==> flow/run.sh <==
#!/bin/bash
# the make line also repeats each setting of config.mk as NAME=value (left out here)
make -C /OpenROAD-flow-scripts/flow DESIGN_CONFIG=/design/flow/config.mk WORK_HOME=/design/flow/orfs CLKGATE_MAP_FILE= finish
==> flow/design.v <==
module cla(
		input  [3:0] A, B,
		input  CIN,
		output COUT,
		output [3:0] S
	);
	wire [3:0] P, G; 
	assign P = A ^ B;
	assign G = A & B;
	wire [3:0] CARRY;
	assign CARRY[0] = G[0] | (P[0] & CIN);																															 
	assign CARRY[1] = G[1] | (P[1] & G[0]) | (P[1] & P[0] & CIN);																							 
	assign CARRY[2] = G[2] | (P[2] & G[1]) | (P[2] & P[1] & G[0]) | (P[2] & P[1] & P[0] & CIN);													 
	assign CARRY[3] = G[3] | (P[3] & G[2]) | (P[3] & P[2] & G[1]) | (P[3] & P[2] & P[1] & G[0]) | (P[3] & P[2] & P[1] & P[0] & CIN);  
	assign COUT  = CARRY[3];
	assign S = P ^ {CARRY[2:0], CIN};
endmodule 
module cla_add(
		input  [23:0] A,B,
		input   CIN,
		output [23:0] OUT,
		output  OF
	);
	wire COUT0, COUT1, COUT2, COUT3, COUT4,COUT5;
	cla claalu_0(.A(A[ 3: 0]), .B(B[ 3: 0]^{4{CIN}}), .CIN(CIN),   .COUT(COUT0), .S(OUT[3:0]));
	cla claalu_1(.A(A[ 7: 4]), .B(B[ 7: 4]^{4{CIN}}), .CIN(COUT0), .COUT(COUT1), .S(OUT[7:4]));
	cla claalu_2(.A(A[11: 8]), .B(B[11: 8]^{4{CIN}}), .CIN(COUT1), .COUT(COUT2), .S(OUT[11:8]));
	cla claalu_3(.A(A[15:12]), .B(B[15:12]^{4{CIN}}), .CIN(COUT2), .COUT(COUT3), .S(OUT[15:12]));
	cla claalu_4(.A(A[19:16]),	.B(B[19:16]^{4{CIN}}), .CIN(COUT3), .COUT(COUT4), .S(OUT[19:16]));
	cla claalu_5(.A(A[23:20]),	.B(B[23:20]^{4{CIN}}), .CIN(COUT4), .COUT(COUT5), .S(OUT[23:20]));
	assign OF = COUT5;
endmodule 
module twos_cla(
		input  [3:0] B,
		input  CIN, 
		output COUT,
		output [3:0] S
	);
	wire [3:0] CARRY;
	assign CARRY[0] = (B[0] & CIN);								 
	assign CARRY[1] = (B[1] & B[0] & CIN);						 
	assign CARRY[2] = (B[2] & B[1] & B[0] & CIN);			 
	assign CARRY[3] = (B[3] & B[2] & B[1] & B[0] & CIN);	 
	assign COUT  = CARRY[3];
	assign S = (B ^ {CARRY[2:0], CIN});
endmodule 
module twoscomp(
		input  [23:0] B,
		output [23:0] OUT
	);
	wire COUT0, COUT1, COUT2, COUT3, COUT4;
	twos_cla t0(.B(~B[ 3: 0]), .CIN(1'b1),   .COUT(COUT0), .S(OUT[3:0]));
	twos_cla t1(.B(~B[ 7: 4]), .CIN(COUT0),  .COUT(COUT1), .S(OUT[7:4]));
	twos_cla t2(.B(~B[11: 8]), .CIN(COUT1),  .COUT(COUT2), .S(OUT[11:8]));
	twos_cla t3(.B(~B[15:12]), .CIN(COUT2),  .COUT(COUT3), .S(OUT[15:12]));
	twos_cla t4(.B(~B[19:16]), .CIN(COUT3),  .COUT(COUT4), .S(OUT[19:16]));
	twos_cla t5(.B(~B[23:20]), .CIN(COUT4),  .COUT(),      .S(OUT[23:20]));
endmodule 
module shifter(
		input  [23:0] IN,
		input  [7:0]  BY,
		input  NEG,				 
		output reg [23:0] OUT
	);
	wire COUT_INT;
	wire [7:0] BY_COMPL;
	twos_cla t_shft0(
		.B(~BY[3:0]), 
		.CIN(1'b1),   
		.COUT(COUT_INT), 
		.S(BY_COMPL[3:0])
	);
	twos_cla t_shft1(
		.B(~BY[7:4]), 
		.CIN(COUT_INT),   
		.COUT(), 
		.S(BY_COMPL[7:4])
	);
	always@(*) begin
		if (NEG == 1'b0) begin	 
			OUT = IN >> BY;
		end else begin					 
			OUT = IN >> BY_COMPL;
		end
	end
endmodule 
module normal(
			input  [23:0] IN,
			input  INOF,
			output reg [22:0] OUT,
			output reg [7:0] COUNT,
			output reg ZEROFLAG
	);
	always@(*) begin
		if (INOF == 1'b1) begin
			OUT   <= IN[23:1];	COUNT <= 8'b1;	  ZEROFLAG <= 1'b0;
		end else begin
			casez (IN)			
				24'b1???????????????????????:
					begin
						OUT <= IN[22:0];	COUNT <= 8'd0;  ZEROFLAG <= 1'b0;
					end 
				24'b01??????????????????????:
					begin
						OUT <= {IN[21:0], 1'b0};  COUNT <= -8'd1;  ZEROFLAG <= 1'b0;
					end
				24'b001?????????????????????:
					begin
						OUT <= {IN[20:0], 2'b0};  COUNT <= -8'd2;  ZEROFLAG <= 1'b0;
					end 
				24'b0001????????????????????:
					begin
						OUT <= {IN[19:0], 3'b0};  COUNT <= -8'd3;  ZEROFLAG <= 1'b0;
					end 
				24'b00001???????????????????:
					begin
						OUT <= {IN[18:0], 4'b0};  COUNT <= -8'd4;  ZEROFLAG <= 1'b0;
					end 
				24'b000001??????????????????:
					begin
						OUT <= {IN[17:0], 5'b0};  COUNT <= -8'd5;  ZEROFLAG <= 1'b0;
					end 
				24'b0000001?????????????????:
					begin
						OUT <= {IN[16:0], 6'b0};  COUNT <= -8'd6;  ZEROFLAG <= 1'b0;
					end 
				24'b00000001????????????????:
					begin
						OUT <= {IN[15:0], 7'b0};  COUNT <= -8'd7;  ZEROFLAG <= 1'b0;
					end 
				24'b000000001???????????????:
					begin
						OUT <= {IN[14:0], 8'b0};  COUNT <= -8'd8;  ZEROFLAG <= 1'b0;
					end 
				24'b0000000001??????????????:
					begin
						OUT <= {IN[13:0], 9'b0};  COUNT <= -8'd9;  ZEROFLAG <= 1'b0;
					end 
				24'b00000000001?????????????:
					begin
						OUT <= {IN[12:0], 10'b0};  COUNT <= -8'd10;  ZEROFLAG <= 1'b0;
					end 
				24'b000000000001????????????:
					begin
						OUT <= {IN[11:0], 11'b0};  COUNT <= -8'd11;  ZEROFLAG <= 1'b0;
					end 
				24'b0000000000001???????????:
					begin
						OUT <= {IN[10:0], 12'b0};  COUNT <= -8'd12;  ZEROFLAG <= 1'b0;
					end 
				24'b00000000000001??????????:
					begin
						OUT <= {IN[9:0], 13'b0};  COUNT <= -8'd13;  ZEROFLAG <= 1'b0;
					end 
				24'b000000000000001?????????:
					begin
						OUT <= {IN[8:0], 14'b0};  COUNT <= -8'd14;  ZEROFLAG <= 1'b0;
					end 
				24'b0000000000000001????????:
					begin
						OUT <= {IN[7:0], 15'b0};  COUNT <= -8'd15;  ZEROFLAG <= 1'b0;
					end 
				24'b00000000000000001???????:
					begin
						OUT <= {IN[6:0], 16'b0};  COUNT <= -8'd16;  ZEROFLAG <= 1'b0;
					end 
				24'b000000000000000001??????:
					begin
						OUT <= {IN[5:0], 17'b0};  COUNT <= -8'd17;  ZEROFLAG <= 1'b0;
					end 
				24'b0000000000000000001?????:
					begin
						OUT <= {IN[4:0], 18'b0};  COUNT <= -8'd18;  ZEROFLAG <= 1'b0;
					end 
				24'b00000000000000000001????:
					begin
						OUT <= {IN[3:0], 19'b0};  COUNT <= -8'd19;  ZEROFLAG <= 1'b0;
					end 
				24'b000000000000000000001???:
					begin
						OUT <= {IN[2:0], 20'b0};  COUNT <= -8'd20;  ZEROFLAG <= 1'b0;
					end 
				24'b0000000000000000000001??:
					begin
						OUT <= {IN[1:0], 21'b0};  COUNT <= -8'd21;  ZEROFLAG <= 1'b0;
					end 
				24'b00000000000000000000001?:
					begin
						OUT <= {IN[0], 22'b0};  COUNT <= -8'd22;  ZEROFLAG <= 1'b0;
					end
				24'b000000000000000000000001:
					begin
						OUT <= {23'b0};  COUNT <= -8'd23;  ZEROFLAG <= 1'b0;
					end
				default:
					begin
						OUT <= {23'b0};  COUNT <= -8'd24;  ZEROFLAG <= 1'b1;
					end 
			endcase
		end
	end
endmodule 
module alu(
		input  FPUCLK,
		input  [31:0] A, B,
		input  [2:0]  CTRL,
		output reg [31:0] OUT
	);
	reg [23:0] APP0, APP1, BPP0, BPP1, RESM;	 
	reg [31:0] OUT0;
	reg ASIGN0, ASIGN1, BSIGN0, BSIGN1, SIGN, OF0;
	reg [2:0]  CTRL1, CTRL2, CTRL3;
	reg [7:0] EXPONENT;
	reg  EXPCIN;				 
	wire [7:0] EXPDIF_w;		 
	wire COUT_EX, COUT_EX1;
	reg [7:0]  EXPCARRY0, EXPCARRY1;						 
	reg  EXPZFLAG0, EXPZFLAG1, EXPZFLAG2;
	cla claexp_0(.A(A[26:23]), .B(B[26:23]^{4{EXPCIN}}), .CIN(EXPCIN),  .COUT(COUT_EX), .S(EXPDIF_w[3:0]));	
	cla claexp_1(.A(A[30:27]),	.B(B[30:27]^{4{EXPCIN}}), .CIN(COUT_EX), .COUT(COUT_EX1), .S(EXPDIF_w[7:4]));
	reg [7:0] EXPDIF0;
	reg EXPLT0;					 
	reg [7:0] AEXP0, BEXP0;		 
	reg [23:0] TBSHIFTED;
	wire [23:0] SHIFTOUT_w;
	shifter shift_0(.IN(TBSHIFTED), .BY(EXPDIF0), .NEG(EXPLT0), .OUT(SHIFTOUT_w));
	reg  [23:0] A_ALUIN, B_ALUIN;
	wire [23:0] ALUOUT;
	reg ALUCIN;
	wire OVERFLOW;
	cla_add cla_add0(
		.A(A_ALUIN),
		.B(B_ALUIN),
		.CIN(ALUCIN),
		.OUT(ALUOUT),
		.OF(OVERFLOW)
	);
	wire [23:0] TWOSOUT;
	twoscomp twosconv0(
		.B(ALUOUT),
		.OUT(TWOSOUT)
	);
	wire [22:0] NORMOUT;
	wire NORMFLAG, NORMZERO;
	wire [7:0] NORM_SHIFT;
	normal normalize0(
		.IN(RESM),
		.INOF(OF0),
		.OUT(NORMOUT),
		.COUNT(NORM_SHIFT),
		.ZEROFLAG(NORMZERO)
	);
	wire COUT_SRES;
	wire [7:0] EXPSRES;
	cla clasresexp_0(.A(EXPCARRY1[3:0]),	.B(NORM_SHIFT[3:0]), .CIN(1'b0),      .COUT(COUT_SRES), .S(EXPSRES[3:0]));
	cla clasresexp_1(.A(EXPCARRY1[7:4]),	.B(NORM_SHIFT[7:4]), .CIN(COUT_SRES), .COUT(),          .S(EXPSRES[7:4]));
	parameter ADD = 3'b000, SUB = 3'b001;
	always@(*) begin
		if (CTRL == ADD | CTRL == SUB) begin
			EXPCIN <= 1'b1;
		end else begin
			EXPCIN <= 1'b0;
		end
		if (CTRL1 == ADD | CTRL1 == SUB) begin			
			if (EXPLT0 == 1'b0) begin			 
				TBSHIFTED <= BPP0;
			end else begin								 
				TBSHIFTED <= APP0;		
			end
		end else begin
			TBSHIFTED <= 24'bX;
		end
		if (CTRL2 == ADD) begin		
			if (((ASIGN1 == 1'b0) & (BSIGN1 == 1'b0)) | ((ASIGN1 == 1'b1) & (BSIGN1 == 1'b1))) begin 	 
				A_ALUIN <= APP1;
				B_ALUIN <= BPP1;
				ALUCIN  <= 1'b0;
			end else if ((ASIGN1 == 1'b0) & (BSIGN1 == 1'b1)) begin
				A_ALUIN <= APP1;	 
				B_ALUIN <= BPP1;
				ALUCIN  <= 1'b1;
			end else if ((ASIGN1 == 1'b1) & (BSIGN1 == 1'b0)) begin
				A_ALUIN <= BPP1;	 
				B_ALUIN <= APP1;
				ALUCIN  <= 1'b1;				
			end else begin
				A_ALUIN <= 24'bX;
				B_ALUIN <= 24'bX;
				ALUCIN  <= 1'bX;
			end			
		end else if (CTRL2 == SUB) begin
			if (((ASIGN1 == 1'b0) & (BSIGN1 == 1'b1)) | ((ASIGN1 == 1'b1) & (BSIGN1 == 1'b0))) begin 	 
				A_ALUIN <= APP1;
				B_ALUIN <= BPP1;
				ALUCIN  <= 1'b0;				
			end else if ((ASIGN1 == 1'b0) & (BSIGN1 == 1'b0)) begin
				A_ALUIN <= APP1;	 
				B_ALUIN <= BPP1;
				ALUCIN  <= 1'b1;				
			end else if ((ASIGN1 == 1'b1) & (BSIGN1 == 1'b1)) begin
				A_ALUIN <= BPP1;	 
				B_ALUIN <= APP1;
				ALUCIN  <= 1'b1;
			end else begin
				A_ALUIN <= 24'bX;
				B_ALUIN <= 24'bX;
				ALUCIN  <= 1'bX;
			end	
		end else begin
			A_ALUIN <= 24'bX;
			B_ALUIN <= 24'bX;
			ALUCIN  <= 1'bX;
		end
		if ((CTRL3 == ADD)|(CTRL3 == SUB)) begin
			if ((EXPZFLAG2 == 1'b1) & (NORMZERO == 1'b1)) begin
				EXPONENT <= 8'b0;
			end else begin
				EXPONENT <= EXPSRES;
			end
		end else begin
			EXPONENT <= EXPSRES;			 
		end
	end
	always@(posedge FPUCLK) begin		
		if (CTRL == ADD | CTRL == SUB) begin
			APP0    <= {1'b1,A[22:0]};
			BPP0    <= {1'b1,B[22:0]};
			ASIGN0  <= A[31];
			BSIGN0  <= B[31];
			EXPDIF0 <= EXPDIF_w;
			EXPLT0  <= ~COUT_EX1;
			AEXP0   <= A[30:23];
			BEXP0   <= B[30:23];
			CTRL1	  <= CTRL;
			if (EXPDIF_w == 8'b0) begin
				EXPZFLAG0 <= 1'b1;
			end else begin
				EXPZFLAG0 <= 1'b0;
			end
		end
		if (CTRL1 == ADD | CTRL1 == SUB) begin
			EXPZFLAG1 <= EXPZFLAG0;
			CTRL2  <= CTRL1;					
			ASIGN1 <= ASIGN0;
			BSIGN1 <= BSIGN0;
			if (EXPLT0 == 1'b0) begin			 
				APP1      <= APP0;
				BPP1      <= SHIFTOUT_w;
				EXPCARRY0  <= AEXP0; 
			end else begin									 
				APP1  	 <= SHIFTOUT_w;
				BPP1      <= BPP0;
				EXPCARRY0  <= BEXP0;					
			end
		end
		if (CTRL2 == ADD) begin
			EXPZFLAG2 <= EXPZFLAG1;
			CTRL3 <= CTRL2;
			if (((ASIGN1 == 1'b0) & (BSIGN1 == 1'b0)) | ((ASIGN1 == 1'b1) & (BSIGN1 == 1'b1))) begin 	 
				RESM <= ALUOUT;
				OF0  <= OVERFLOW;
				EXPCARRY1 <= EXPCARRY0;
				SIGN <= ASIGN1;
			end else if ((ASIGN1 == 1'b0) & (BSIGN1 == 1'b1)) begin
				if (OVERFLOW == 1'b0) begin
					RESM <= TWOSOUT;
				end else begin
					RESM <= ALUOUT;
				end
				OF0 <= 1'b0;
				EXPCARRY1 <= EXPCARRY0;
				SIGN <= ~OVERFLOW;
			end else if ((ASIGN1 == 1'b1) & (BSIGN1 == 1'b0)) begin
				if (OVERFLOW == 1'b0) begin
					RESM <= TWOSOUT;
				end else begin
					RESM <= ALUOUT;
				end
				OF0 <= 1'b0;
				EXPCARRY1 <= EXPCARRY0;
				SIGN <= ~OVERFLOW;
			end
		end else if (CTRL2 == SUB) begin
			CTRL3 <= CTRL2;
			EXPZFLAG2 <= EXPZFLAG1;
			if (((ASIGN1 == 1'b0) & (BSIGN1 == 1'b1)) | ((ASIGN1 == 1'b1) & (BSIGN1 == 1'b0))) begin 	 
				RESM <= ALUOUT;
				OF0 <= OVERFLOW;
				EXPCARRY1 <= EXPCARRY0;
				SIGN <= ASIGN1;
			end else if ((ASIGN1 == 1'b0) & (BSIGN1 == 1'b0)) begin
				if (OVERFLOW == 1'b0) begin
					RESM <= TWOSOUT;
				end else begin
					RESM <= ALUOUT;
				end
				OF0 <= 1'b0;
				EXPCARRY1 <= EXPCARRY0;
				SIGN <= ~OVERFLOW;
			end else if ((ASIGN1 == 1'b1) & (BSIGN1 == 1'b1)) begin
				if (OVERFLOW == 1'b0) begin
					RESM <= TWOSOUT;
				end else begin
					RESM <= ALUOUT;
				end
				OF0 <= 1'b0;
				EXPCARRY1 <= EXPCARRY0;
				SIGN <= ~OVERFLOW;
			end
		end
		if ((CTRL3 == ADD)|(CTRL3 == SUB)) begin
			OUT <= {SIGN, EXPONENT, NORMOUT};
		end
	end
endmodule 
==> flow/constraint.sdc <==
create_clock -name core_clock -period 3.75 [get_ports {FPUCLK}]
set_input_delay 0.7500 -clock core_clock [delete_from_list [all_inputs] [get_ports {FPUCLK}]]
set_output_delay 0.7500 -clock core_clock [all_outputs]
set_load 0.01 [all_outputs]
==> flow/config.mk <==
export PLATFORM = sky130hd
export DESIGN_NAME = alu
export DESIGN_NICKNAME = alu
export VERILOG_FILES = /design/flow/design.v
export SDC_FILE = /design/flow/constraint.sdc
export NUM_CORES = 4
export LEC_CHECK = 0
export CAP_MARGIN = 20
export CORE_MARGIN = 2
export CORE_UTILIZATION = 66
export SETUP_SLACK_MARGIN = -0.36
export SLEW_MARGIN = 20
==> flow_summary.ini, run 1 <==
; flow metrics
[die]
die_height_um = 151.6
ios = 100
rows = 54
fp_util_pct = 66.52
core_area_um2 = 21620
dieArea_um2 = 22990
die_w_um = 151.6

[critical_path]
critPathMaxFanout = 16
arrival_ns = 5.40
start_kind = flip-flop
worstSetupPathType = flip-flop to flip-flop
path_depth = 24
end_kind = flip-flop
worst-path-buf-inv = 5
r2r-end = RESM[20]
crit_required_ns = 4.06
setup.worst_path.start = BSIGN1
path_cells = inv_2 -> ha_4 -> buf_12 -> xor2_4 -> buf_4 -> buf_4 -> o31ai_1 -> ha_1 -> and3_4 -> o21ai_1 -> o21ai_2 -> nor2_4 -> o21ai_2 -> a21o_1 -> a21o_1 -> fa_2 -> xnor2_2 -> buf_4 -> and2_4 -> nand4b_1 -> nor2_2 -> ha_2 -> nand2_2 -> o21ai_1
slowest_stage = edfxtp_1
worstSetupEndpoint = RESM[20]
crit_top_cell = buf_4
ff2ff_path_depth = 24
rr_startpoint = BSIGN1
max_stage_delay_ns = 0.41
r2r_slack_ns = -1.34
path_delay_family = adder cells

[final_layout]
seqCellArea_um2 = 6246
logic_area_um2 = 8308
area_growth_pct = 30.36
nFillCells = 999
finalNetCount = 1850

[synth]
avgSynthCellArea_um2 = 9.843
ys_top_cells_by_count = 208 x edfxtp_1, 190 x nand2_1, 123 x nor2_1, 107 x a21oi_1, 103 x clkbuf_1
top_area_cell = edfxtp_1
netlist_area_um2 = 14380
synthCells = 1461
topCellsByArea = edfxtp_1 43%, nand2_1 5.0%, ha_1 4.4%
edf_count = 208
yosysChipArea_um2 = 14380
syn-num-nets = 1588
ys_ff = 208
synth_top_flop_cell = edfxtp_1
yosys.stat.seqShare_pct = 43.43
yosys_warnings = 3
synth_cell_types = 87
synth_adder_area_share_pct = 5.551
yosysCellCount = 1461
yosys.area_share.simple_pct = 16.37
synthAoiAreaFrac_pct = 19.91
top_cell_area_share_pct = 43.43
synth.area.mux_share_pct = 7.125
synth_top_cell_by_count = edfxtp_1
logic_family = AND-OR/OR-AND gates
synthXorXnorAreaFrac_pct = 3.350
synth-async-reset-ratio_pct = 0

[route]
wire_per_inst_um = 24.35
n_antenna_cell = 0
wl_met2_um = 22920
totalWireLength_um = 49100
firstDrtPassIters = 10
dr_wl_met3_um = 5568
vias = 14010
top_layer = met4
met1_length_um = 17920
postRouteAntennaNets = 0
vias_per_cell = 6.949
post-route-drc-count = 0
drtIter0Drc = 2374

[timing]
tns_ns = -21.86
fin_worst_skew_ns = 0.02402
hold_viol = 0
worstMarginPinSlew_ns = 1.109
rsz0062_at_grt = yes
setup_viol = 31
finalCritPeriodShare_pct = 135.8
setup_ws_ns = -1.343
max_freq_mhz = 196.3
max_slew_margin_pct = 25.86
min_period_ns = 5.093
slew_viol_final = 0

[clock_tree]
tritoncts = built
cts-htree-levels = 1
holdBufCountCts = 0
cts-root-buf = clkbuf_16
clkTransAtPathRegs_ns = 0.06
clkLatencyLatePin_ns = 0.55
cts_buffers = 23
cts_max_path_buffers = 3
cts.sinks = 208

[status]
status = failed layout checks
so_faults = setup timing

[power_and_ir_drop]
power_leader = combinational logic
power_per_cell_area_nw_per_um2 = 713.2
powerSeq_uw = 3420
seqPwrFrac_pct = 25.6
powerClk_uw = 2200
internal_power_uw = 7786
comb_power_uw = 7740
clkPwrFrac_pct = 16.5
netSwitchingPower_uw = 5584
peakVddDrop_mv = 0.5340
total_power_uw = 13370
power_frac_comb_pct = 57.9
swShare_pct = 41.77
leakage_uw = 0.007130

[placement]
place.port_buffers = 99
place_congestion = 1.005
dp_hpwl_um = 30550

[global_route]
grt_antenna_before_repair = 0
grt_pass1_vias = 12610
gr-total-overflow = 0
grt_usage_pct = 38.67
grt_pass1_wl_um = 69030
grt_max_degree = 64

[flow_run]
drv_cap = 0
openroad.warnings = 34

[worst_hold_path]
min_path_cells = 0
hold_path.class = flip-flop to flip-flop
hold_path_end = EXPCARRY1[7]
worstHoldStart = EXPCARRY0[7]
area by class of cell:
type / count / area share (%)
flip-flops and latches: 208 / 33.32
inverters: 33 / 0.6607
multi-input cells: 1100 / 44.31
clock inverters: 9 / 0.4738
well taps: 280 / 1.869
repair buffers: 357 / 16.18
clock buffers: 29 / 3.190
timing repair:
item                                    in CTS  in global routing
buffers inserted                            12                 24
endpoints found under the hold margin        0                  0
gates cloned                                 1                  0
resized                                     21                 93
pin swaps                                   18                 58
endpoints found under the setup margin      26                 28
metal layers:
metal  vias up  GRT usage, %
met2      1202         61.43
met1      6498         52.76
met5         -             0
met4         0         15.88
li1       6056             -
met3       254         7.156
stage by stage:
stage / cell area (um2) / hold WS, ns / worst slack (ns) / util [%] / instances
after floorplan: 14740 / 0.4003 / -1.153 / - / 1461
after global placement: 17310 / 0.4014 / -1.020 / 80.06 / 1947
after detailed placement: 17310 / 0.4045 / -1.231 / 80.06 / 1947
after CTS: 18160 / 0.4186 / -1.117 / 84.02 / 1996
after global routing: 18750 / 0.4343 / -1.426 / 86.71 / 2016
final: 18750 / 0.4213 / -1.343 / 86.71 / 2016
==> run 2, diff against run 1 <==
- ABC_AREA: not set -> 1
- CELL_PAD_IN_SITES_DETAIL_PLACEMENT: not set -> 1
- CORE_ASPECT_RATIO: not set -> 1.12
- CORE_UTILIZATION: 66 -> 30
- CTS_CLUSTER_DIAMETER: not set -> 69
- CTS_CLUSTER_SIZE: not set -> 76
- GPL_TIMING_DRIVEN: not set -> 1
- HOLD_SLACK_MARGIN: not set -> 0.26
- MIN_ROUTING_LAYER: not set -> met2
- PLACE_DENSITY_LB_ADDON: not set -> 0.19
- SETUP_SLACK_MARGIN: -0.36 -> -0.32
- SLEW_MARGIN: 20 -> 25
- clock period: 3.75 -> 5.5 ns (I/O delays scaled with it)
==> run 2 against run 1 <==
The run now finishes clean. Clock skew is 0.015 ns higher. Register-to-register slack better by 1.6 ns. Critical path depth fell by 2. Via count up 32%. First-iteration DRC count up 46%. Synthesized cell count increased by 24%. Maximum frequency shrank 3.1%. Routed wire length increased by 2.6%.
==> flow_summary.ini, run 2 <==
; flow metrics
[clock_tree]
cts_max_path_buffers = 3
cts-htree-levels = 1
post_cts_resized = 0
cts-root-buf = clkbuf_16
post_cts_buffers = 0
holdBufCountCts = 0
cts_buffers = 19
cts.sinks = 208
tritoncts = built
clkLatencyLatePin_ns = 0.56
clkTransAtPathRegs_ns = 0.10

[power_and_ir_drop]
power_per_cell_area_nw_per_um2 = 415.3
power_frac_comb_pct = 46.1
peakVddDrop_mv = 0.2268
total_power_uw = 7053
powerSeq_uw = 2380
powerClk_uw = 1420
swShare_pct = 45.14
netSwitchingPower_uw = 3184
internal_power_uw = 3869
leakage_uw = 0.006764
comb_power_uw = 3250
power_leader = combinational logic
clkPwrFrac_pct = 20.2
seqPwrFrac_pct = 33.7

[critical_path]
setup.worst_path.start = BSIGN1
max_stage_delay_ns = 0.58
end_kind = flip-flop
path_depth = 22
ff2ff_path_depth = 22
path_delay_family = simple AND/OR/NAND/NOR gates
r2r_slack_ns = 0.24
path_cells = inv_1 -> ha_1 -> nor2_2 -> buf_4 -> o21ai_0 -> a21oi_1 -> nor2_1 -> ha_1 -> a21oi_1 -> nor2_1 -> a211oi_1 -> nand2_2 -> nand2_1 -> nand2_2 -> fa_1 -> xor2_1 -> nor2_1 -> nand3_1 -> nor2_4 -> ha_1 -> nand2_1 -> o21ai_0
rr_startpoint = BSIGN1
r2r-end = RESM[20]
slowest_stage = nor2_2
worstSetupPathType = flip-flop to flip-flop
critPathMaxFanout = 33
crit_required_ns = 5.76
start_kind = flip-flop
worstSetupEndpoint = RESM[20]
worst-path-buf-inv = 2
arrival_ns = 5.52

[route]
vias = 18481
met1_length_um = 0
vias_per_cell = 7.285
wl_met2_um = 27170
totalWireLength_um = 50360
post-route-drc-count = 0
drtIter0Drc = 3474
firstDrtPassIters = 12
wire_per_inst_um = 19.85
postRouteAntennaNets = 0
top_layer = met5
dr_wl_met3_um = 18530

[timing]
max_slew_margin_pct = 35.33
setup_viol = 0
holdWs_ns = 0.4257
fin_worst_skew_ns = 0.03940
finalCritPeriodShare_pct = 95.55
hold_viol = 0
slew_viol_final = 0
max_freq_mhz = 190.3
min_period_ns = 5.255
worstMarginPinSlew_ns = 0.9626

[synth]
synth-async-reset-ratio_pct = 0
synthXorXnorAreaFrac_pct = 2.630
yosysChipArea_um2 = 14600
synth.area.mux_share_pct = 0.5484
yosys.stat.seqShare_pct = 42.77
top_cell_area_share_pct = 42.77
synthCells = 1817
topCellsByArea = edfxtp_1 43%, nand2_1 9.9%, o21ai_0 7.8%
synth_adder_area_share_pct = 5.467
avgSynthCellArea_um2 = 8.037
synth_top_cell_by_count = nand2_1
edf_count = 208
yosys_warnings = 3
top_area_cell = edfxtp_1
syn-num-nets = 1944
ys_top_cells_by_count = 384 x nand2_1, 228 x o21ai_0, 208 x edfxtp_1, 196 x inv_1, 135 x nor2_1
synth_top_flop_cell = edfxtp_1
yosysCellCount = 1817
ys_ff = 208
yosys.area_share.simple_pct = 20.78
logic_family = simple AND/OR/NAND/NOR gates
netlist_area_um2 = 14600
synth_cell_types = 53
synthAoiAreaFrac_pct = 19.36

[global_route]
grt_usage_pct = 29.67
gr-total-overflow = 0
grt_pass1_wl_um = 78120
grt_antenna_before_repair = 0
grt_max_degree = 65
grt_pass1_vias = 20525

[status]
status = complete, no violations

[flow_run]
drv_cap = 0
openroad.warnings = 29

[worst_hold_path]
min_path_cells = 0
hold_path_end = OUT[31]
worstHoldStart = SIGN
hold_path.class = flip-flop to flip-flop

[die]
die_w_um = 212.5
core_area_um2 = 48070
dieArea_um2 = 50460
ios = 100
fp_util_pct = 30.38
die_height_um = 237.5
rows = 85

[final_layout]
final_area_um2 = 16980
area_growth_pct = 16.29
finalNetCount = 1999

[placement]
dpl_cell_area_um2 = 16290
dp_hpwl_um = 36050
place.port_buffers = 99
place_congestion = 0.9703
## run 2: final cells by class
type / instances / area, um2
Multi-Input combinational cell: 1293 / 7166
Antenna cell: 1 / 2.502
Fill cell: 5794 / 31090
Inverter: 215 / 807.0
Tap cell: 652 / 815.8
Clock inverter: 14 / 195.2
Clock buffer: 19 / 475.5
Sequential cell: 208 / 6246
Timing Repair Buffer: 135 / 1274
## run 2: layer usage
metal  vias to the layer above  track usage, %
met4                         4           5.510
met5                         -           3.645
met3                       542           35.99
met1                      6428               -
li1                       6407               -
met2                      5100           38.83
## run 2: metrics by stage
step | TNS, ns | instances | worst slack (ns) | utilization, %
floorplan | -0.3012 | 1817 | -0.3012 | -
global placement | 0 | 2502 | 0.5816 | 33.88
CTS | 0 | 2535 | 0.2477 | 35.28
global route | -1.594 | 2536 | -0.2932 | 35.32
detailed placement | 0 | 2502 | 0.3340 | 33.88
finish | 0 | 2537 | 0.2449 | 35.33
==> run 3, diff against run 2 <==
- ABC_AREA: 1 -> not set
- CAP_MARGIN: 20 -> 5
- CELL_PAD_IN_SITES_DETAIL_PLACEMENT: 1 -> not set
- CORE_ASPECT_RATIO: 1.12 -> not set
- CORE_UTILIZATION: 30 -> 72
- CTS_CLUSTER_DIAMETER: 69 -> 358
- CTS_CLUSTER_SIZE: 76 -> 37
- GPL_TIMING_DRIVEN: 1 -> not set
- HOLD_SLACK_MARGIN: 0.26 -> -0.09
- MIN_ROUTING_LAYER: met2 -> not set
- PLACE_DENSITY_LB_ADDON: 0.19 -> not set
- SETUP_SLACK_MARGIN: -0.32 -> -0.31
- SLEW_MARGIN: 25 -> 20
- clock period: 5.5 -> 4.05 ns (I/O delays scaled with it)
==> run 3 against run 2 <==
The flow now stops in 5_1_grt. Area after synthesis is 1.5% lower. Synthesized cell count is 20% lower. Die size fell by 58%.
==> flow_summary.ini, run 3 <==
; physical design summary
[synth]
top_area_cell = edfxtp_1
yosys_warnings = 3
netlist_area_um2 = 14380
topCellsByArea = edfxtp_1 43%, nand2_1 5.0%, ha_1 4.4%
top_cell_area_share_pct = 43.43
synth.area.mux_share_pct = 7.125
synthXorXnorAreaFrac_pct = 3.350
synth_adder_area_share_pct = 5.551
logic_family = AND-OR/OR-AND gates
synthCells = 1461
synth_cell_types = 87
synth_top_flop_cell = edfxtp_1
yosysChipArea_um2 = 14380
ys_top_cells_by_count = 208 x edfxtp_1, 190 x nand2_1, 123 x nor2_1, 107 x a21oi_1, 103 x clkbuf_1
edf_count = 208
yosys.stat.seqShare_pct = 43.43
avgSynthCellArea_um2 = 9.843
synth_top_cell_by_count = edfxtp_1
yosysCellCount = 1461
synth-async-reset-ratio_pct = 0
yosys.area_share.simple_pct = 16.37
ys_ff = 208
syn-num-nets = 1588
synthAoiAreaFrac_pct = 19.91

[status]
error_line = [ERROR GRT-0232] Routing congestion too high. Check the congestion heatmap in the GUI.
status = aborted with a tool error
lastStage = 5_1_grt

[placement]
pre_cts_ws_ns = -1.281
place.port_buffers = 99
place_congestion = 1.048
dp_hpwl_um = 32830

[clock_tree]
cts_max_path_buffers = 3
cts.sinks = 208
cts-htree-levels = 1
cts-root-buf = clkbuf_16
cts_buffers = 9

[die]
core_area_um2 = 19530
ios = 100
dieArea_um2 = 21120
fp_util_pct = 73.65
die_w_um = 145.3
rows = 51
die_height_um = 145.3

[global_route]
gr-total-overflow = 341
grt_usage_pct = 85.03
-- run 3: stage by stage --
step	power, uW	cell area (um2)	cells	hold WS, ns
CTS	10530	17880	1939	0.4342
detailed placement	9040	17150	1904	0.4088
global placement	8638	17150	1904	0.4006
floorplan	6831	14750	1461	0.4003
-- run 3: timing repair --
| item | CTS |
|---|---|
| resized | 46 |
| pin swaps | 36 |
| setup endpoints to repair | 25 |
| cloned | 3 |
| buffers inserted | 23 |
| endpoints found under the hold margin | 0 |
| hold buffers | 0 |
-- run 3: per-layer routing --
layer	GRT usage (%)	overflow
met5	26.14	1
met4	91.86	147
met3	71.82	7
met2	98.98	185
met1	84.03	1
==> run 4, diff against run 3 <==
- ABC_AREA: not set -> 1
- CAP_MARGIN: 5 -> 20
- CORE_UTILIZATION: 72 -> 71
- CTS_CLUSTER_DIAMETER: 358 -> 39
- CTS_CLUSTER_SIZE: 37 -> 73
- HOLD_SLACK_MARGIN: -0.09 -> not set
- MAX_ROUTING_LAYER: not set -> met4
- PLACE_DENSITY: not set -> 0.35
- SETUP_SLACK_MARGIN: -0.31 -> 1.08
- clock period: 4.05 -> 4.09 ns (I/O delays scaled with it)
==> run 4 against run 3 <==
Die size is 2.9% higher. Synthesized cell count is 24% higher. The run again fails in 5_1_grt. Area after synthesis up 1.5%.
==> flow_summary.ini, run 4 <==
; physical design summary
[synth]
synth-async-reset-ratio_pct = 0
yosys.stat.seqShare_pct = 42.77
ys_ff = 208
synthAoiAreaFrac_pct = 19.36
yosysChipArea_um2 = 14600
synth_adder_area_share_pct = 5.467
avgSynthCellArea_um2 = 8.037
synth_cell_types = 53
syn-num-nets = 1944
netlist_area_um2 = 14600
edf_count = 208
synth.area.mux_share_pct = 0.5484
yosysCellCount = 1817
yosys_warnings = 3
topCellsByArea = edfxtp_1 43%, nand2_1 9.9%, o21ai_0 7.8%
yosys.area_share.simple_pct = 20.78
synthCells = 1817
synthXorXnorAreaFrac_pct = 2.630
top_cell_area_share_pct = 42.77
synth_top_flop_cell = edfxtp_1
logic_family = simple AND/OR/NAND/NOR gates
ys_top_cells_by_count = 384 x nand2_1, 228 x o21ai_0, 208 x edfxtp_1, 196 x inv_1, 135 x nor2_1
synth_top_cell_by_count = nand2_1
top_area_cell = edfxtp_1

[die]
dieArea_um2 = 21730
rows = 52
die_w_um = 147.4
fp_util_pct = 72.17
ios = 100
die_height_um = 147.4
core_area_um2 = 20230

[placement]
dp_hpwl_um = 32290
place_congestion = 1.109
place.port_buffers = 99

[clock_tree]
cts_max_path_buffers = 3
cts.sinks = 208
cts-htree-levels = 1
cts_buffers = 28
cts-root-buf = clkbuf_16

[global_route]
gr-total-overflow = 246
grt_usage_pct = 78.40

[status]
status = aborted with a tool error
error_line = [ERROR GRT-0116] Global routing finished with congestion. Check the congestion regions in the DRC Viewer.
lastStage = 5_1_grt
## run 4: metrics by stage
stage	cell area, um2	hold slack [ns]	std cells	setup slack, ns
after floorplan	14890	0.4003	1817	-0.03494
after global placement	16540	0.4006	2189	0.02630
after detailed placement	16540	0.4099	2189	-0.1635
after CTS	18940	0.4324	2339	-0.1756
## run 4: layer usage
layer	GRT overflow	GRT usage (%)
met1	2	76.76
met2	145	96.89
met3	7	56.27
met4	92	78.61
met5	-	-
## run 4: what timing repair did
item                                    CTS
hold buffers                              0
buffers inserted                         91
gates cloned                              7
endpoints found under the setup margin   78
pin swaps                                66
resized                                 205
==> run 5, diff against run 4 <==
- ABC_AREA: 1 -> not set
- CORE_UTILIZATION: 71 -> 68
- CTS_CLUSTER_DIAMETER: 39 -> not set
- CTS_CLUSTER_SIZE: 73 -> not set
- MAX_ROUTING_LAYER: met4 -> not set
- PLACE_DENSITY: 0.35 -> not set
- SETUP_SLACK_MARGIN: 1.08 -> not set
- clock period: 4.09 -> 4.48 ns (I/O delays scaled with it)
==> run 5 against run 4 <==
Die size grew 2.8%. Area after synthesis is 1.5% lower. The flow again stops in 5_1_grt. Synthesized cell count fell by 20%.
==> flow_summary.ini, run 5 <==
; physical design summary
[synth]
avgSynthCellArea_um2 = 9.843
yosys.area_share.simple_pct = 16.37
netlist_area_um2 = 14380
yosys.stat.seqShare_pct = 43.43
ys_ff = 208
yosysCellCount = 1461
ys_top_cells_by_count = 208 x edfxtp_1, 190 x nand2_1, 123 x nor2_1, 107 x a21oi_1, 103 x clkbuf_1
synthAoiAreaFrac_pct = 19.91
synth-async-reset-ratio_pct = 0
synth_top_flop_cell = edfxtp_1
top_area_cell = edfxtp_1
synthCells = 1461
yosys_warnings = 3
synth_top_cell_by_count = edfxtp_1
synth_adder_area_share_pct = 5.551
topCellsByArea = edfxtp_1 43%, nand2_1 5.0%, ha_1 4.4%
logic_family = AND-OR/OR-AND gates
syn-num-nets = 1588
yosysChipArea_um2 = 14380
synth.area.mux_share_pct = 7.125
synthXorXnorAreaFrac_pct = 3.350
edf_count = 208
synth_cell_types = 87
top_cell_area_share_pct = 43.43

[die]
rows = 53
fp_util_pct = 68.85
die_height_um = 149.4
ios = 100
die_w_um = 149.4
dieArea_um2 = 22330
core_area_um2 = 20890

[clock_tree]
cts-htree-levels = 1
cts_max_path_buffers = 3
holdBufCountCts = 0
cts.sinks = 208
cts_buffers = 22
cts-root-buf = clkbuf_16

[placement]
dp_hpwl_um = 29420
place.port_buffers = 99
place_congestion = 1.015
dpl_cell_area_um2 = 16800

[status]
status = aborted with a tool error
lastStage = 5_1_grt
## run 5: what timing repair did
action / in CTS
resized: 99
gates cloned: 5
setup endpoints to repair: 16
pin swaps: 58
buffers inserted: 46
## run 5: stage by stage
stage	setup WS [ns]	util (%)	setup TNS (ns)	power, uW	instances
floorplan	-0.4232	-	-1.997	6133	1461
global placement	-0.4011	80.41	-2.329	7663	1874
detailed placement	-0.6724	80.41	-5.562	7891	1874
CTS	-0.5373	88.24	-2.629	10280	1960
==> run 6, diff against run 5 <==
- CAP_MARGIN: 20 -> 25
- CELL_PAD_IN_SITES_DETAIL_PLACEMENT: not set -> 2
- CELL_PAD_IN_SITES_GLOBAL_PLACEMENT: not set -> 1
- CORE_ASPECT_RATIO: not set -> 1.71
- CORE_UTILIZATION: 68 -> 56
- CTS_CLUSTER_DIAMETER: not set -> 137
- GPL_ROUTABILITY_DRIVEN: not set -> 1
- GPL_TIMING_DRIVEN: not set -> 1
- HOLD_SLACK_MARGIN: not set -> 0.05
- MAX_ROUTING_LAYER: not set -> met4
- MIN_ROUTING_LAYER: not set -> met2
- SLEW_MARGIN: 20 -> 25
- clock period: 4.48 -> 7.83 ns (I/O delays scaled with it)
==> run 6 against run 5 <==
The run fails in 3_5_place_dp. Area after synthesis stayed put. Synthesized cell count stayed put. Die size is 21% higher.
==> flow_summary.ini, run 6 <==
; physical design summary
[synth]
yosysCellCount = 1461
yosys.stat.seqShare_pct = 43.43
synthXorXnorAreaFrac_pct = 3.350
top_cell_area_share_pct = 43.43
ys_top_cells_by_count = 208 x edfxtp_1, 190 x nand2_1, 123 x nor2_1, 107 x a21oi_1, 103 x clkbuf_1
synthCells = 1461
yosys.area_share.simple_pct = 16.37
top_area_cell = edfxtp_1
syn-num-nets = 1588
ys_ff = 208
synth_top_cell_by_count = edfxtp_1
edf_count = 208
yosysChipArea_um2 = 14380
logic_family = AND-OR/OR-AND gates
topCellsByArea = edfxtp_1 43%, nand2_1 5.0%, ha_1 4.4%
synth.area.mux_share_pct = 7.125
synthAoiAreaFrac_pct = 19.91
synth_top_flop_cell = edfxtp_1
avgSynthCellArea_um2 = 9.843
netlist_area_um2 = 14380
synth-async-reset-ratio_pct = 0
synth_cell_types = 87
yosys_warnings = 3
synth_adder_area_share_pct = 5.551

[die]
die_height_um = 213.6
fp_util_pct = 57.07
dieArea_um2 = 27030
core_area_um2 = 25200
ios = 100
die_w_um = 126.6
rows = 76

[status]
error_line = [ERROR DPL-0033] detailed placement checks failed during check placement.
lastStage = 3_5_place_dp
status = aborted with a tool error

[placement]
place.port_buffers = 99
place_congestion = 1.057
[run 6: stage by stage]
| stage | total power [uW] | hold slack [ns] | cells | instance area, um2 |
|---|---|---|---|---|
| 2_1_floorplan | 3412 | 0.4003 | 1461 | 14380 |
| 3_3_place_gp | 4037 | 0.4016 | 1791 | 15640 |
==> run 7, diff against run 6 <==
- ABC_AREA: not set -> 1
- CAP_MARGIN: 25 -> 20
- CELL_PAD_IN_SITES_DETAIL_PLACEMENT: 2 -> not set
- CELL_PAD_IN_SITES_GLOBAL_PLACEMENT: 1 -> not set
- CORE_ASPECT_RATIO: 1.71 -> not set
- CORE_UTILIZATION: 56 -> 71
- CTS_CLUSTER_DIAMETER: 137 -> not set
- CTS_CLUSTER_SIZE: not set -> 36
- GPL_ROUTABILITY_DRIVEN: 1 -> not set
- GPL_TIMING_DRIVEN: 1 -> not set
- HOLD_SLACK_MARGIN: 0.05 -> 0.3
- MAX_ROUTING_LAYER: met4 -> not set
- MIN_ROUTING_LAYER: met2 -> not set
- PLACE_DENSITY: not set -> 0.64
- SETUP_SLACK_MARGIN: not set -> -0.18
- SLEW_MARGIN: 25 -> 40
- clock period: 7.83 -> 4.21 ns (I/O delays scaled with it)
==> run 7 against run 6 <==
The run fails in 4_1_cts. Synthesized cell count grew 24%. Die size shrank 20%. Area after synthesis rose by 1.5%.
==> flow_summary.ini, run 7 <==
; physical design summary
[status]
status = aborted with a tool error
lastStage = 4_1_cts
error_line = [ERROR DPL-0033] detailed placement checks failed during check placement.

[synth]
top_cell_area_share_pct = 42.77
avgSynthCellArea_um2 = 8.037
yosysChipArea_um2 = 14600
yosys_warnings = 3
top_area_cell = edfxtp_1
netlist_area_um2 = 14600
syn-num-nets = 1944
logic_family = simple AND/OR/NAND/NOR gates
synth_adder_area_share_pct = 5.467
synth_top_cell_by_count = nand2_1
synthXorXnorAreaFrac_pct = 2.630
synth-async-reset-ratio_pct = 0
synth.area.mux_share_pct = 0.5484
edf_count = 208
ys_ff = 208
yosys.stat.seqShare_pct = 42.77
synthCells = 1817
topCellsByArea = edfxtp_1 43%, nand2_1 9.9%, o21ai_0 7.8%
yosysCellCount = 1817
synth_top_flop_cell = edfxtp_1
synthAoiAreaFrac_pct = 19.36
synth_cell_types = 53
ys_top_cells_by_count = 384 x nand2_1, 228 x o21ai_0, 208 x edfxtp_1, 196 x inv_1, 135 x nor2_1
yosys.area_share.simple_pct = 20.78

[placement]
place.port_buffers = 99
pre_cts_ws_ns = -0.3063
place_congestion = 1.097
dp_hpwl_um = 32690

[die]
rows = 52
ios = 100
fp_util_pct = 72.17
dieArea_um2 = 21730
die_height_um = 147.4
die_w_um = 147.4
core_area_um2 = 20230
run 7: metrics by stage:
step	std cells	area, um2	TNS, ns	total power, uW	hold WS [ns]
2_1_floorplan	1817	14640	-0.7324	5817	0.4003
3_3_place_gp	2204	16480	-0.1378	7196	0.4013
3_5_place_dp	2207	16530	-1.900	7446	0.4062
==> run 8, diff against run 7 <==
- ABC_AREA: 1 -> not set
- CORE_UTILIZATION: 71 -> 40
- CTS_CLUSTER_SIZE: 36 -> not set
- HOLD_SLACK_MARGIN: 0.3 -> not set
- PLACE_DENSITY: 0.64 -> not set
- SETUP_SLACK_MARGIN: -0.18 -> 0.45
- SLEW_MARGIN: 40 -> 20
- clock period: 4.21 -> 5.38 ns (I/O delays scaled with it)
==> run 8 against run 7 <==
The run now finishes clean. Area after synthesis fell by 1.5%. Die size rose by 73%. Synthesized cell count fell by 20%.
==> flow_summary.ini, run 8 <==
; flow metrics
[critical_path]
path_cells = inv_2 -> ha_4 -> buf_6 -> xor2_4 -> nand2b_4 -> nor2_4 -> a21oi_4 -> o31ai_4 -> ha_4 -> a21o_1 -> a221oi_4 -> a21oi_4 -> buf_4 -> o31ai_4 -> nand2_2 -> a21o_1 -> a21o_1 -> fa_2 -> xor2_2 -> nor2_1 -> o2111ai_2 -> and2_0 -> or4_1
arrival_ns = 5.20
r2r_slack_ns = 0.45
path_depth = 23
setup.worst_path.start = ASIGN1
path_delay_family = AND-OR/OR-AND gates
r2r-end = RESM[23]
end_kind = flip-flop
critPathMaxFanout = 6
crit_required_ns = 5.64
worstSetupEndpoint = RESM[23]
start_kind = flip-flop
ff2ff_path_depth = 23
rr_startpoint = ASIGN1
worst-path-buf-inv = 3
crit_top_cell = a21o_1
max_stage_delay_ns = 0.41
slowest_stage = edfxtp_1
worstSetupPathType = flip-flop to flip-flop

[power_and_ir_drop]
power_per_cell_area_nw_per_um2 = 455.3
peakVddDrop_mv = 0.2423
powerSeq_uw = 2490
clkPwrFrac_pct = 21.2
internal_power_uw = 4900
power_frac_comb_pct = 47.6
seqPwrFrac_pct = 31.3
power_leader = combinational logic
total_power_uw = 7968
swShare_pct = 38.50
powerClk_uw = 1690
comb_power_uw = 3790
leakage_uw = 0.006311
netSwitchingPower_uw = 3067

[synth]
avgSynthCellArea_um2 = 9.843
yosys_warnings = 3
yosys.area_share.simple_pct = 16.37
synth_cell_types = 87
netlist_area_um2 = 14380
synthCells = 1461
yosys.stat.seqShare_pct = 43.43
syn-num-nets = 1588
synth_adder_area_share_pct = 5.551
ys_ff = 208
logic_family = AND-OR/OR-AND gates
ys_top_cells_by_count = 208 x edfxtp_1, 190 x nand2_1, 123 x nor2_1, 107 x a21oi_1, 103 x clkbuf_1
top_cell_area_share_pct = 43.43
synthAoiAreaFrac_pct = 19.91
synth.area.mux_share_pct = 7.125
edf_count = 208
synthXorXnorAreaFrac_pct = 3.350
yosysChipArea_um2 = 14380
topCellsByArea = edfxtp_1 43%, nand2_1 5.0%, ha_1 4.4%
synth_top_cell_by_count = edfxtp_1
synth_top_flop_cell = edfxtp_1
top_area_cell = edfxtp_1
yosysCellCount = 1461
synth-async-reset-ratio_pct = 0

[timing]
fin_worst_skew_ns = 0.02503
max_slew_margin_pct = 26.45
holdWs_ns = 0.4150
tns_ns = 0
setup_viol = 0
hold_viol = 0
rsz0062_at_grt = yes
max_freq_mhz = 202.7
finalCritPeriodShare_pct = 91.72
slew_viol_final = 0
worstMarginPinSlew_ns = 1.100
min_period_ns = 4.934

[worst_hold_path]
hold_path_end = EXPCARRY1[0]
hold_path.class = flip-flop to flip-flop
worstHoldStart = EXPCARRY0[0]
min_path_cells = 0

[route]
wire_per_inst_um = 18.18
totalWireLength_um = 37040
postRouteAntennaNets = 0
n_antenna_cell = 0
vias_per_cell = 5.805
vias = 11830
firstDrtPassIters = 8
post-route-drc-count = 0
drtIter0Drc = 1124

[flow_run]
openroad.warnings = 31
drv_cap = 0

[die]
die_height_um = 193.6
die_w_um = 193.6
ios = 100
core_area_um2 = 35480
dieArea_um2 = 37490
rows = 69
fp_util_pct = 40.53

[final_layout]
postLayoutCoreUtil_pct = 49.32
finalNetCount = 1686
finalNonFillerCells = 2038
area_growth_pct = 21.68

[global_route]
grt_antenna_before_repair = 0
grt_pass1_vias = 11418
grt_usage_pct = 19.13
grt_pass1_wl_um = 59770
gr-total-overflow = 0
grt_max_degree = 63

[placement]
dp_cells = 1971
place_congestion = 0.9352
place.port_buffers = 99
dp_hpwl_um = 25940

[clock_tree]
holdBufCountCts = 0
cts_max_path_buffers = 3
clkLatencyLatePin_ns = 0.54
cts_buffers = 24
cts-htree-levels = 1
clkTransAtPathRegs_ns = 0.06
tritoncts = built
cts-root-buf = clkbuf_16
cts.sinks = 208

[status]
status = complete, no violations
-- run 8: stage by stage --
| step | setup slack, ns | cell area (um2) |
|---|---|---|
| 2_1_floorplan | 0.3582 | 14690 |
| 3_3_place_gp | 0.3449 | 16290 |
| 3_5_place_dp | 0.2016 | 16290 |
| 4_1_cts | 0.4582 | 17240 |
| 5_1_grt | 0.2258 | 17500 |
| 6_report | 0.4456 | 17500 |
-- run 8: what timing repair did --
item,in CTS,in global routing
endpoints found under the setup margin,8,14
gates resized,10,32
gates cloned,1,1
buffers inserted,9,12
pin swaps,9,22
-- run 8: layout make-up --
cell class	count	area, um2
Sequential cell	208	6246
Multi-Input combinational cell	1100	7976
Clock inverter	16	206.4
Inverter	33	123.9
Timing Repair Buffer	192	1754
Tap cell	461	576.8
Fill cell	3236	17980
Clock buffer	28	615.6
-- run 8: layer usage --
metal / routed length, um / track usage [%] / part of all wire, %
met1: 15840 / 24.95 / 43
met2: 17890 / 32.22 / 48
met3: 1753 / 2.209 / 4.7
met5: 0 / 0 / 0
met4: 1552 / 8.256 / 4.2
==> run 9, diff against run 8 <==
- CAP_MARGIN: 20 -> 25
- CELL_PAD_IN_SITES_DETAIL_PLACEMENT: not set -> 2
- CELL_PAD_IN_SITES_GLOBAL_PLACEMENT: not set -> 1
- CORE_ASPECT_RATIO: not set -> 1.71
- CORE_UTILIZATION: 40 -> 56
- CTS_CLUSTER_DIAMETER: not set -> 217
- GPL_ROUTABILITY_DRIVEN: not set -> 1
- GPL_TIMING_DRIVEN: not set -> 1
- HOLD_SLACK_MARGIN: not set -> 0.05
- MAX_ROUTING_LAYER: not set -> met4
- MIN_ROUTING_LAYER: not set -> met2
- SETUP_SLACK_MARGIN: 0.45 -> not set
- SLEW_MARGIN: 20 -> 30
- clock period: 5.38 -> 4.39 ns (I/O delays scaled with it)
==> run 9 against run 8 <==
The flow now stops in 3_5_place_dp. Die size decreased by 28%. Area after synthesis unchanged. Synthesized cell count unchanged.
==> flow_summary.ini, run 9 <==
; physical design summary
[synth]
logic_family = AND-OR/OR-AND gates
yosys_warnings = 3
yosysChipArea_um2 = 14380
topCellsByArea = edfxtp_1 43%, nand2_1 5.0%, ha_1 4.4%
yosysCellCount = 1461
synth_top_flop_cell = edfxtp_1
top_area_cell = edfxtp_1
yosys.stat.seqShare_pct = 43.43
synth-async-reset-ratio_pct = 0
top_cell_area_share_pct = 43.43
synthCells = 1461
avgSynthCellArea_um2 = 9.843
ys_top_cells_by_count = 208 x edfxtp_1, 190 x nand2_1, 123 x nor2_1, 107 x a21oi_1, 103 x clkbuf_1
synthAoiAreaFrac_pct = 19.91
synthXorXnorAreaFrac_pct = 3.350
netlist_area_um2 = 14380
synth_cell_types = 87
synth.area.mux_share_pct = 7.125
synth_top_cell_by_count = edfxtp_1
ys_ff = 208
yosys.area_share.simple_pct = 16.37
synth_adder_area_share_pct = 5.551
syn-num-nets = 1588
edf_count = 208

[die]
ios = 100
die_w_um = 126.6
fp_util_pct = 57.07
core_area_um2 = 25200
dieArea_um2 = 27030
die_height_um = 213.6
rows = 76

[placement]
place_congestion = 1.222
place.port_buffers = 99

[status]
status = aborted with a tool error
error_line = [ERROR DPL-0033] detailed placement checks failed during check placement.
lastStage = 3_5_place_dp
-- run 9: metrics by stage --
| step | power (uW) | instances | hold slack, ns |
|---|---|---|---|
| 3_3_place_gp | 8072 | 1931 | 0.4016 |
| 2_1_floorplan | 6292 | 1461 | 0.4003 |
==> run 10, diff against run 9 <==
- CORE_ASPECT_RATIO: 1.71 -> 0.91
- CTS_CLUSTER_DIAMETER: 217 -> 137
- SETUP_SLACK_MARGIN: not set -> 0.66
==> run 10 against run 9 <==
Die size shrank 0.17%. The flow again stops in 3_5_place_dp. Area after synthesis did not move. Synthesized cell count unchanged.
==> flow_summary.ini, run 10 <==
; physical design summary
[synth]
netlist_area_um2 = 14380
synthCells = 1461
yosys_warnings = 3
synth_top_cell_by_count = edfxtp_1
synth.area.mux_share_pct = 7.125
topCellsByArea = edfxtp_1 43%, nand2_1 5.0%, ha_1 4.4%
avgSynthCellArea_um2 = 9.843
yosys.area_share.simple_pct = 16.37
ys_ff = 208
syn-num-nets = 1588
top_cell_area_share_pct = 43.43
synth_adder_area_share_pct = 5.551
logic_family = AND-OR/OR-AND gates
ys_top_cells_by_count = 208 x edfxtp_1, 190 x nand2_1, 123 x nor2_1, 107 x a21oi_1, 103 x clkbuf_1
synthXorXnorAreaFrac_pct = 3.350
synthAoiAreaFrac_pct = 19.91
synth-async-reset-ratio_pct = 0
synth_top_flop_cell = edfxtp_1
synth_cell_types = 87
yosys.stat.seqShare_pct = 43.43
edf_count = 208
top_area_cell = edfxtp_1
yosysChipArea_um2 = 14380
yosysCellCount = 1461

[die]
core_area_um2 = 25050
fp_util_pct = 57.41
ios = 100
die_w_um = 172.0
die_height_um = 156.9
rows = 55
dieArea_um2 = 26980

[status]
status = aborted with a tool error
error_line = Error: detail_place.tcl, 38 bad optional access
lastStage = 3_5_place_dp

[placement]
place_congestion = 0.9854
place.port_buffers = 99
[run 10: stage by stage]
stage          hold WS (ns)  total power [uW]  cells  TNS, ns
3_3_place_gp         0.4045              8015   1956   -3.697
2_1_floorplan        0.4003              6359   1461   -2.335
==> run 11, diff against run 10 <==
- CAP_MARGIN: 25 -> 20
- CELL_PAD_IN_SITES_DETAIL_PLACEMENT: 2 -> not set
- CELL_PAD_IN_SITES_GLOBAL_PLACEMENT: 1 -> not set
- CORE_ASPECT_RATIO: 0.91 -> not set
- CORE_UTILIZATION: 56 -> 68
- CTS_CLUSTER_DIAMETER: 137 -> not set
- CTS_CLUSTER_SIZE: not set -> 37
- GPL_ROUTABILITY_DRIVEN: 1 -> not set
- GPL_TIMING_DRIVEN: 1 -> not set
- HOLD_SLACK_MARGIN: 0.05 -> not set
- MAX_ROUTING_LAYER: met4 -> not set
- MIN_ROUTING_LAYER: met2 -> not set
- SETUP_SLACK_MARGIN: 0.66 -> 0.74
- SLEW_MARGIN: 30 -> 20
- clock period: 4.39 -> 5.03 ns (I/O delays scaled with it)
==> run 11 against run 10 <==
Synthesized cell count unchanged. Die size down 17%. Area after synthesis unchanged. The layout now fails its checks (setup timing).
==> flow_summary.ini, run 11 <==
; flow metrics
[status]
status = failed layout checks
so_faults = setup timing

[clock_tree]
cts-root-buf = clkbuf_16
tritoncts = built
cts-htree-levels = 1
cts_buffers = 22
clkLatencyLatePin_ns = 0.56
clkTransAtPathRegs_ns = 0.07
cts_max_path_buffers = 3
holdBufCountCts = 0
cts.sinks = 208

[global_route]
grt_antenna_before_repair = 1
grt_max_degree = 78
gr-total-overflow = 0
grt_pass1_vias = 13838
grt_usage_pct = 42.73
grt_pass1_wl_um = 74580

[critical_path]
end_kind = flip-flop
slowest_stage = a221oi_2
setup.worst_path.start = ASIGN1
rr_startpoint = ASIGN1
path_delay_family = AND-OR/OR-AND gates
start_kind = flip-flop
r2r_slack_ns = -1.07
ff2ff_path_depth = 21
r2r-end = RESM[23]
worstSetupPathType = flip-flop to flip-flop
arrival_ns = 6.36
max_stage_delay_ns = 0.72
critPathMaxFanout = 13
crit_required_ns = 5.29
worst-path-buf-inv = 4
path_depth = 21
path_cells = inv_2 -> ha_4 -> xor2_4 -> buf_4 -> clkbuf_16 -> o31ai_2 -> ha_4 -> a21o_1 -> a221oi_2 -> o21ai_2 -> o31ai_4 -> nand2_2 -> a21o_1 -> a21o_1 -> fa_2 -> xor2_2 -> nor2_2 -> o2111ai_4 -> buf_4 -> nor3_1 -> or4_1
worstSetupEndpoint = RESM[23]
crit_top_cell = a21o_1

[worst_hold_path]
min_path_cells = 0
hold_path.class = flip-flop to flip-flop
worstHoldStart = EXPCARRY0[3]
hold_path_end = EXPCARRY1[3]

[synth]
synthXorXnorAreaFrac_pct = 3.350
netlist_area_um2 = 14380
synthAoiAreaFrac_pct = 19.91
synth_top_flop_cell = edfxtp_1
topCellsByArea = edfxtp_1 43%, nand2_1 5.0%, ha_1 4.4%
syn-num-nets = 1588
yosysCellCount = 1461
ys_ff = 208
synth_adder_area_share_pct = 5.551
synthCells = 1461
ys_top_cells_by_count = 208 x edfxtp_1, 190 x nand2_1, 123 x nor2_1, 107 x a21oi_1, 103 x clkbuf_1
top_cell_area_share_pct = 43.43
synth_top_cell_by_count = edfxtp_1
top_area_cell = edfxtp_1
synth.area.mux_share_pct = 7.125
avgSynthCellArea_um2 = 9.843
logic_family = AND-OR/OR-AND gates
synth_cell_types = 87
yosysChipArea_um2 = 14380
yosys_warnings = 3
edf_count = 208
synth-async-reset-ratio_pct = 0
yosys.area_share.simple_pct = 16.37
yosys.stat.seqShare_pct = 43.43

[final_layout]
finalNonFillerCells = 1910
finalNetCount = 1746
postLayoutCoreUtil_pct = 86.21
area_growth_pct = 25.22

[timing]
setup_ws_ns = -1.068
finalCritPeriodShare_pct = 121.2
rsz0062_at_grt = yes
setup_viol = 24
slew_viol_final = 0
hold_viol = 0
worstMarginPinSlew_ns = 1.081
min_period_ns = 6.098
max_freq_mhz = 164.0
tns_ns = -12.10
max_slew_margin_pct = 27.68
fin_worst_skew_ns = 0.04696

[route]
totalWireLength_um = 55680
wire_per_inst_um = 29.15
drtIter0Drc = 2718
postRouteAntennaNets = 0
n_antenna_cell = 0
vias_per_cell = 7.761
post-route-drc-count = 0
vias = 14824
firstDrtPassIters = 9

[flow_run]
drv_cap = 0
openroad.warnings = 34

[die]
die_w_um = 149.4
die_height_um = 149.4
core_area_um2 = 20890
ios = 100
dieArea_um2 = 22330
fp_util_pct = 68.85
rows = 53

[power_and_ir_drop]
comb_power_uw = 5380
power_leader = combinational logic
power_per_cell_area_nw_per_um2 = 542.9
netSwitchingPower_uw = 4263
peakVddDrop_mv = 0.3777
swShare_pct = 43.60
power_frac_comb_pct = 55.0
clkPwrFrac_pct = 18.0
powerSeq_uw = 2630
powerClk_uw = 1760
internal_power_uw = 5513
leakage_uw = 0.006638
seqPwrFrac_pct = 26.9

[placement]
place_congestion = 0.9796
pre_cts_ws_ns = -0.1626
place.port_buffers = 99
dp_cells = 1796
dp_hpwl_um = 28390
==> run 11: stage by stage <==
| stage | power, uW | hold WS, ns | cell area, um2 |
|---|---|---|---|
| after global routing | 10020 | 0.4406 | 18010 |
| final | 9776 | 0.4330 | 18010 |
| after floorplan | 5502 | 0.4003 | 14760 |
| after detailed placement | 6695 | 0.4045 | 16240 |
| after CTS | 8752 | 0.4246 | 17580 |
| after global placement | 6531 | 0.4034 | 16240 |
==> run 11: repair_timing <==
action / in CTS / in global routing
hold endpoints to repair: 0 / 0
pin swaps: 27 / 27
cloned: 3 / 1
setup endpoints to repair: 23 / 30
gates resized: 43 / 45
buffers inserted: 45 / 25
==> run 11: area by class of cell <==
type                            count  area [um2]
Clock inverter                     18       185.2
Tap cell                          275       344.1
Fill cell                         946        2880
Clock buffer                       22       550.5
Multi-Input combinational cell   1100        8244
Sequential cell                   208        6246
Timing Repair Buffer              254        2315
Inverter                           33       123.9
==> run 11: routing by layer <==
metal | up-vias | track usage [%] | wire (um)
met5 | - | 0 | 25
met4 | 2 | 30.10 | 5940
met3 | 534 | 8.323 | 7693
met2 | 1685 | 72.02 | 25050
met1 | 6767 | 48.96 | 16960
li1 | 5836 | - | -
==> run 12, diff against run 11 <==
- CORE_UTILIZATION: 68 -> 56
- CTS_CLUSTER_SIZE: 37 -> 61
- clock period: 5.03 -> 4.38 ns (I/O delays scaled with it)
==> run 12 against run 11 <==
The layout still fails its checks (setup timing). Clock power increased by 2%. Design area increased by 4.3%. Global-route usage decreased by 14 points. Critical path depth increased by 1. Hold slack got worse by 0.015 ns. Clock skew decreased by 0.039 ns. First-iteration DRC count decreased by 46%. Maximum frequency increased by 23%. Total power increased by 10%. Sequential share of layout area decreased by 1.4 points. Die size increased by 21%. Flip-flop count unchanged. Critical endpoint unchanged. Largest cell class unchanged. Largest power group unchanged.
==> flow_summary.ini, run 12 <==
; flow metrics
[synth]
synthXorXnorAreaFrac_pct = 3.350
synth_top_cell_by_count = edfxtp_1
yosys_warnings = 3
ys_top_cells_by_count = 208 x edfxtp_1, 190 x nand2_1, 123 x nor2_1, 107 x a21oi_1, 103 x clkbuf_1
yosys.area_share.simple_pct = 16.37
synth_top_flop_cell = edfxtp_1
avgSynthCellArea_um2 = 9.843
topCellsByArea = edfxtp_1 43%, nand2_1 5.0%, ha_1 4.4%
synth.area.mux_share_pct = 7.125
logic_family = AND-OR/OR-AND gates
top_cell_area_share_pct = 43.43
edf_count = 208
yosysChipArea_um2 = 14380
synthCells = 1461
top_area_cell = edfxtp_1
syn-num-nets = 1588
yosys.stat.seqShare_pct = 43.43
synth_cell_types = 87
ys_ff = 208
yosysCellCount = 1461
synth_adder_area_share_pct = 5.551
synth-async-reset-ratio_pct = 0
netlist_area_um2 = 14380
synthAoiAreaFrac_pct = 19.91

[timing]
worstMarginPinSlew_ns = 1.033
slew_viol_final = 0
setup_viol = 14
setup_ws_ns = -0.5876
finalCritPeriodShare_pct = 113.4
min_period_ns = 4.968
max_slew_margin_pct = 31.00
fin_worst_skew_ns = 0.008343
rsz0062_at_grt = yes
max_freq_mhz = 201.3
tns_ns = -4.001
hold_viol = 0

[power_and_ir_drop]
clkPwrFrac_pct = 16.7
powerSeq_uw = 2900
leakage_uw = 0.007039
peakVddDrop_mv = 0.7095
power_leader = combinational logic
seqPwrFrac_pct = 27.0
netSwitchingPower_uw = 4206
powerClk_uw = 1800
comb_power_uw = 6060
power_per_cell_area_nw_per_um2 = 572.9
swShare_pct = 39.09
internal_power_uw = 6554
power_frac_comb_pct = 56.4

[critical_path]
rr_startpoint = CTRL2[0]
worst-path-buf-inv = 5
path_cells = nor3_4 -> buf_6 -> nor3_4 -> a31oi_4 -> buf_12 -> buf_16 -> mux2_4 -> ha_4 -> a21o_1 -> a221oi_4 -> o21ai_2 -> buf_4 -> o31ai_4 -> nand2_2 -> a21o_1 -> a21o_1 -> fa_2 -> nor2_2 -> o2111ai_2 -> buf_4 -> nor3_1 -> or4_1
crit_top_cell = a21o_1
r2r_slack_ns = -0.59
path_depth = 22
worstSetupEndpoint = RESM[23]
max_stage_delay_ns = 0.56
path_delay_family = AND-OR/OR-AND gates
end_kind = flip-flop
critPathMaxFanout = 5
crit_required_ns = 4.65
start_kind = flip-flop
r2r-end = RESM[23]
slowest_stage = fa_2
ff2ff_path_depth = 22
setup.worst_path.start = CTRL2[0]
worstSetupPathType = flip-flop to flip-flop
arrival_ns = 5.23

[status]
so_faults = setup timing
status = failed layout checks

[die]
dieArea_um2 = 26980
core_area_um2 = 25180
fp_util_pct = 57.11
die_height_um = 164.3
die_w_um = 164.3
ios = 100
rows = 58

[worst_hold_path]
worstHoldStart = EXPCARRY0[5]
hold_path_end = EXPCARRY1[5]
hold_path.class = flip-flop to flip-flop
min_path_cells = 0

[clock_tree]
cts.sinks = 208
cts-root-buf = clkbuf_16
clkTransAtPathRegs_ns = 0.06
cts-htree-levels = 1
cts_max_path_buffers = 3
clkLatencyLatePin_ns = 0.53
cts_buffers = 23
tritoncts = built

[final_layout]
nFillCells = 1785
area_growth_pct = 30.59
postLayoutCoreUtil_pct = 74.58
finalNetCount = 1811

[route]
postRouteAntennaNets = 0
wire_per_inst_um = 19.49
totalWireLength_um = 39530
drtIter0Drc = 1476
vias = 12600
post-route-drc-count = 0
vias_per_cell = 6.213
n_antenna_cell = 0
firstDrtPassIters = 11

[global_route]
grt_pass1_wl_um = 62710
grt_pass1_vias = 12327
gr-total-overflow = 0
grt_antenna_before_repair = 0
grt_max_degree = 69
grt_usage_pct = 29.01

[placement]
dp_hpwl_um = 27760
place.port_buffers = 99
pre_cts_ws_ns = -0.6031
place_congestion = 0.9321

[flow_run]
openroad.warnings = 34
drv_cap = 0
==> run 12: per-layer routing <==
metal	GRT usage [%]	share of wire, %	vias to the layer above	wire length [um]
li1	-	-	5968	-
met1	36.96	41	5956	16080
met2	49.13	49	548	19370
met3	4.369	6.1	128	2425
met4	12.72	4.2	0	1648
met5	0	0	-	0
==> run 12: per-stage QoR <==
step	total power [uW]	cells	instance area, um2	hold slack (ns)
floorplan	6375	1461	14810	0.4003
global placement	8065	1940	17050	0.4007
detailed placement	8187	1941	17060	0.4045
CTS	10270	2010	18280	0.4186
global route	11390	2028	18780	0.4262
finish	10760	2028	18780	0.4177
==> run 12: repair_timing <==
action                                  4_1_cts  5_1_grt
resized                                      52       85
endpoints found under the setup margin       31       33
pin swaps                                    41       44
cloned                                        2        1
setup buffers                                28       17
hold buffers                                  0        0
==> run 12: final cells by class <==
class	instances	area (um2)	area share (%)
clock inverters	12	102.6	0.5463
multi-input cells	1100	8431	44.89
well taps	330	412.9	2.199
repair buffers	318	2872	15.29
flip-flops and latches	208	6246	33.26
inverters	33	126.4	0.6729
clock buffers	27	590.6	3.145
Power is estimated from default activity; no workload was simulated.
